xenon:
==> flow/design.v <==
module mul(
    input         mul_clk,
    input         resetn,
    input         mul_signed,
    input  [31:0] x,
    input  [31:0] y,
    input         de_to_ex_valid,
    input         ex_allowin,
    output [63:0] result
);
    wire [16:0] booth_c;                              
    wire [63:0] booth_part_prod [16:0];               
    wire [16:0] part_prod [63:0];                     
    wire [63:0] x_mul = {{32{x[31]&mul_signed}}, x}; 
    wire [33:0] y_mul = {{ 2{y[31]&mul_signed}}, y};
    genvar j;
    generate
    for(j = 0; j < 17; j = j + 1) begin : booth
        if(j == 0) begin
          booth_2b booth_0(
                            .Y({y_mul[1:0], 1'b0}), 
                            .X(x_mul             ),
                            .P(booth_part_prod[0]), 
                            .C(booth_c[0]        )
                          );
        end else begin
          booth_2b booth(
                            .Y(y_mul[2*j+1:2*j-1]), 
                            .X(x_mul<<(2*j)      ), 
                            .P(booth_part_prod[j]), 
                            .C(booth_c[j]        )
                        );
        end
    end
    endgenerate
    genvar k;
    generate
    for(k = 0; k < 64; k = k + 1)
        begin: switch
            assign part_prod[k] = {
                                        booth_part_prod[16][k],
                                        booth_part_prod[15][k], 
                                        booth_part_prod[14][k], 
                                        booth_part_prod[13][k], 
                                        booth_part_prod[12][k], 
                                        booth_part_prod[11][k], 
                                        booth_part_prod[10][k], 
                                        booth_part_prod[ 9][k], 
                                        booth_part_prod[ 8][k], 
                                        booth_part_prod[ 7][k], 
                                        booth_part_prod[ 6][k], 
                                        booth_part_prod[ 5][k], 
                                        booth_part_prod[ 4][k], 
                                        booth_part_prod[ 3][k], 
                                        booth_part_prod[ 2][k], 
                                        booth_part_prod[ 1][k], 
                                        booth_part_prod[ 0][k]
                                  };
        end
    endgenerate
    reg  [16:0] booth_c_r;               
    reg  [16:0] part_prod_r[63:0];       
    wire [13:0] c[63:0];                 
    wire [63:0] add_src1, add_src2;      
    always @(posedge mul_clk)
    begin
        if(de_to_ex_valid & ex_allowin) begin
                booth_c_r <= booth_c;
        end
    end
    genvar m;
    generate
        for(m = 0; m < 64; m = m + 1) begin : part_prod_trans
            always @(posedge mul_clk)
            begin
                if(de_to_ex_valid & ex_allowin) begin
                    part_prod_r[m] <= part_prod[m];
                end
            end
        end
    endgenerate
    assign c[0] = booth_c_r[13:0];
    assign add_src2[0] = booth_c_r[14];
    genvar i;
    generate
    for(i = 0; i < 64; i = i + 1) 
    begin: wallace
        if(i < 63) begin
            wallace_16 wallace(
                                    .cin    (c[i]          ), 
                                    .data_in(part_prod_r[i]), 
                                    .cout   (c[i+1]        ), 
                                    .C      (add_src2[i+1] ), 
                                    .S      (add_src1[i]   )
                               );
        end else begin
            wallace_16 wallace_63(
                                    .cin    (c[63]          ),
                                    .data_in(part_prod_r[63]), 
                                    .S      (add_src1[63]   )
                                 );
        end
    end
    endgenerate
    assign result = add_src1 + add_src2 + booth_c_r[15] + booth_c_r[16];
endmodule
module booth_2b(
    input [2:0] Y,
    input [63:0] X,
    output [63:0] P,
    output C
);
    assign P = Y==3'b001 ? X      :
               Y==3'b010 ? X      :
               Y==3'b011 ? X<<1   :
               Y==3'b100 ? ~(X<<1):
               Y==3'b101 ? ~X     :
               Y==3'b110 ? ~X     :
                           68'd0;
    assign C = Y==3'b100 || Y==3'b101 || Y==3'b110;
endmodule
module wallace_16(
    input  [13:0] cin,
    input  [16:0] data_in,
    output [13:0] cout,
    output        C,
    output        S
);
    wire B1_2, A1_2, C1_3, B1_3, A1_3, A2_0, C2_1, B2_1, A2_1, B3_1, A3_1, A4_0, B4_0, A5_0;
    function [1:0] Add_1;
        input A, B, CIN;
        begin
          Add_1 = A + B + CIN;
        end
    endfunction
    assign {cout[ 0], B1_2} = Add_1(data_in[ 4], data_in[ 3], data_in[ 2]),
           {cout[ 1], A1_2} = Add_1(data_in[ 7], data_in[ 6], data_in[ 5]),
           {cout[ 2], C1_3} = Add_1(data_in[10], data_in[ 9], data_in[ 8]),
           {cout[ 3], B1_3} = Add_1(data_in[13], data_in[12], data_in[11]),
           {cout[ 4], A1_3} = Add_1(data_in[16], data_in[15], data_in[14]),
           {cout[ 5], A2_0} = Add_1(    cin[ 2],     cin[ 1],     cin[ 0]),
           {cout[ 6], C2_1} = Add_1(data_in[ 0],     cin[ 4],     cin[ 3]),
           {cout[ 7], B2_1} = Add_1(       A1_2,        B1_2, data_in[ 1]),
           {cout[ 8], A2_1} = Add_1(       A1_3,        B1_3,        C1_3),
           {cout[ 9], B3_1} = Add_1(       A2_0,     cin[ 6],     cin[ 5]),
           {cout[10], A3_1} = Add_1(       A2_1,        B2_1,        C2_1),
           {cout[11], B4_0} = Add_1(    cin[ 9],     cin[ 8],     cin[ 7]),
           {cout[12], A4_0} = Add_1(       A3_1,        B3_1,     cin[10]),
           {cout[13], A5_0} = Add_1(       A4_0,        B4_0,     cin[11]),
           {C       , S   } = Add_1(       A5_0,     cin[13],     cin[12]);
endmodule
clock: 7.25 ns
lec_check: 0
cap_margin: 5
core_margin: 6
core_utilization: 71
cts_cluster_size: 37
gpl_routability_driven: 1
min_routing_layer: met1
place_density_lb_addon: 0.03
setup_slack_margin: 1.65
slew_margin: 5
tns_end_percent: 70
run.sh (not shown) runs the stock make flow with config.mk's settings and CLKGATE_MAP_FILE=.
| xenon | all stages done | FAIL | negative setup slack |
For violet, these inputs were changed with respect to xenon:
Settings: an added ABC_AREA of 1; a change of CORE_MARGIN from 6 to 2; a change of PLACE_DENSITY_LB_ADDON from 0.03 to 0.1; a change of SETUP_SLACK_MARGIN from 1.65 to 1.85; a change of GPL_ROUTABILITY_DRIVEN from 1 to 0; a change of CTS_CLUSTER_SIZE from 37 to 13; a change of CORE_UTILIZATION from 71 to 72; an added CTS_CLUSTER_DIAMETER of 89; a change of the clock period (ns, I/O delays scaled along) from 7.25 to 6.2.
Sort xenon and violet by die span in x desc -> top: xenon. Compared with xenon, violet shows a vertical extent of the die that is about 4% lower. From xenon to violet the numbers moved as follows: count of unique library cells instantiated by Yosys decreased by about 44% relative to the old numbers, synthesized cell count increased by 12% relative to the old numbers, die area decreased by 8.3% relative to the old numbers. violet never completed; the flow aborted with a tool error in global routing.
Input-level comparison between yarrow and violet:
Settings: CAP_MARGIN changed from 5 to 20; SLEW_MARGIN changed from 5 to 20; CTS_CLUSTER_SIZE removed (was 13); PLACE_DENSITY_LB_ADDON changed from 0.1 to 0.01; GPL_ROUTABILITY_DRIVEN removed (was 0); MIN_ROUTING_LAYER removed (was met1); SETUP_SLACK_MARGIN changed from 1.85 to 2.02; CTS_CLUSTER_DIAMETER removed (was 89); ABC_AREA removed (was 1); TNS_END_PERCENT removed (was 70); the clock period (ns, I/O delays scaled along) changed from 6.2 to 7.99.
Results
Delta (yarrow minus violet): sequential fraction of the synthesis area now smaller; area fraction in compound gates now smaller; area after synthesis now larger. In yarrow the implementation completed, yet the final layout does not meet the checks, the culprit being negative setup slack. Taking violet as the reference, in yarrow count of placed standard cells including taps shows a reduction of 508; vertical extent of the die shows an increase of 0.86%. Against violet, synthesized cell count in yarrow fell by more than 10%.

* * *

run A:
RTL: the design.v shown in full above, as it stands there.
clock: 8.27 ns
lec_check: 0
cap_margin: 20
core_margin: 2
core_utilization: 68
max_routing_layer: met4
setup_slack_margin: 0.12
slew_margin: 20
The flow for run A finished, though final verification flagged setup timing.
For run B, these inputs were changed with respect to run A:
- clearing MAX_ROUTING_LAYER, which used to be met4
- swapping 68 for 66 in CORE_UTILIZATION
- clearing SETUP_SLACK_MARGIN, which used to be 0.12
- swapping 8.27 for 11.7 in the clock period (ns, I/O delays scaled along)
Notes after the runs:
- Run B: done, clean on timing, DRC and antenna
- Changes observed in run B relative to run A: total wire length now sits lower, post-route non-filler standard cell count now sits lower, setup slack now sits higher.
### run B -> run C
- CELL_PAD_IN_SITES_GLOBAL_PLACEMENT now 2, previously not set
- CORE_UTILIZATION now 40, was 66
- PLACE_DENSITY_LB_ADDON now 0.26, previously not set
- TNS_END_PERCENT now 20, previously not set
- the clock period (ns, I/O delays scaled along) now 12.0, was 11.7
[summary]
Run C: final critical-path share of the clock period is 0.46 points higher than what run B reported.

* * *

RTL: the design.v shown in full above, as it stands there.
clock: 7.25 ns
lec_check: 0
abc_area: 1
cap_margin: 30
cell_pad_in_sites_detail_placement: 1
cell_pad_in_sites_global_placement: 3
core_aspect_ratio: 1.27
core_margin: 6
core_utilization: 66
cts_cluster_size: 93
gpl_routability_driven: 1
gpl_timing_driven: 0
hold_slack_margin: 0.25
max_routing_layer: met5
min_routing_layer: met2
place_density_lb_addon: 0.04
setup_slack_margin: 1.23
slew_margin: 5
tns_end_percent: 5
The first run did not get past 3_1_place_gp_skip_io.
Rerun with:
Settings changed: ABC_AREA 1 to default, CAP_MARGIN 30 to 20, CELL_PAD_IN_SITES_DETAIL_PLACEMENT 1 to default, CELL_PAD_IN_SITES_GLOBAL_PLACEMENT 3 to default, CORE_ASPECT_RATIO 1.27 to default, CORE_MARGIN 6 to 2, CORE_UTILIZATION 66 to 57, CTS_CLUSTER_SIZE 93 to default, GPL_ROUTABILITY_DRIVEN 1 to default, GPL_TIMING_DRIVEN 0 to default, HOLD_SLACK_MARGIN 0.25 to default, MAX_ROUTING_LAYER met5 to default, MIN_ROUTING_LAYER met2 to default, PLACE_DENSITY_LB_ADDON 0.04 to default, SETUP_SLACK_MARGIN 1.23 to 2.21, SLEW_MARGIN 5 to 20, TNS_END_PERCENT 5 to default.
Clock period 7.25 ns to 8.27 ns, I/O delays scaled along.
Outcome: With this change the flow reached the layout checks and failed them: negative setup slack. Synthesized cell count drops by roughly a tenth. Die size climbs by roughly a tenth. Area after synthesis climbs slightly.
Rerun with:
Settings changed: CORE_UTILIZATION 57 to 72, CTS_CLUSTER_DIAMETER from default to 100, HOLD_SLACK_MARGIN from default to -0.08, MAX_ROUTING_LAYER from default to met4, PLACE_DENSITY from default to 0.41, SETUP_SLACK_MARGIN 2.21 to default, TNS_END_PERCENT from default to 40.
Clock period 8.27 ns to 7.71 ns, I/O delays scaled along.
The changed run completed and failed the layout checks on negative setup slack. Setup slack loses 410 ps. Count of clock-buffer cells in the layout shrinks by 20. Wire length shrinks by 5.7%.
Rerun with:
Settings changed: CORE_UTILIZATION 72 to 40, CTS_CLUSTER_DIAMETER 100 to default, HOLD_SLACK_MARGIN -0.08 to default, MAX_ROUTING_LAYER met4 to default, PLACE_DENSITY 0.41 to default, SETUP_SLACK_MARGIN from default to 3.49, TNS_END_PERCENT 40 to default.
Clock period 7.71 ns to 11.7 ns, I/O delays scaled along.
What happened: With this change the flow went through all stages and came out clean. Design area goes up slightly. Sequential share of layout area is lower by 0.16 points. Die area grows by well over a third. Synthesized area does not change. Final cell count grows by a little under a tenth. Core utilization falls by 37 points. Via count drops by a few percent. Global-route usage fell by 20 points.
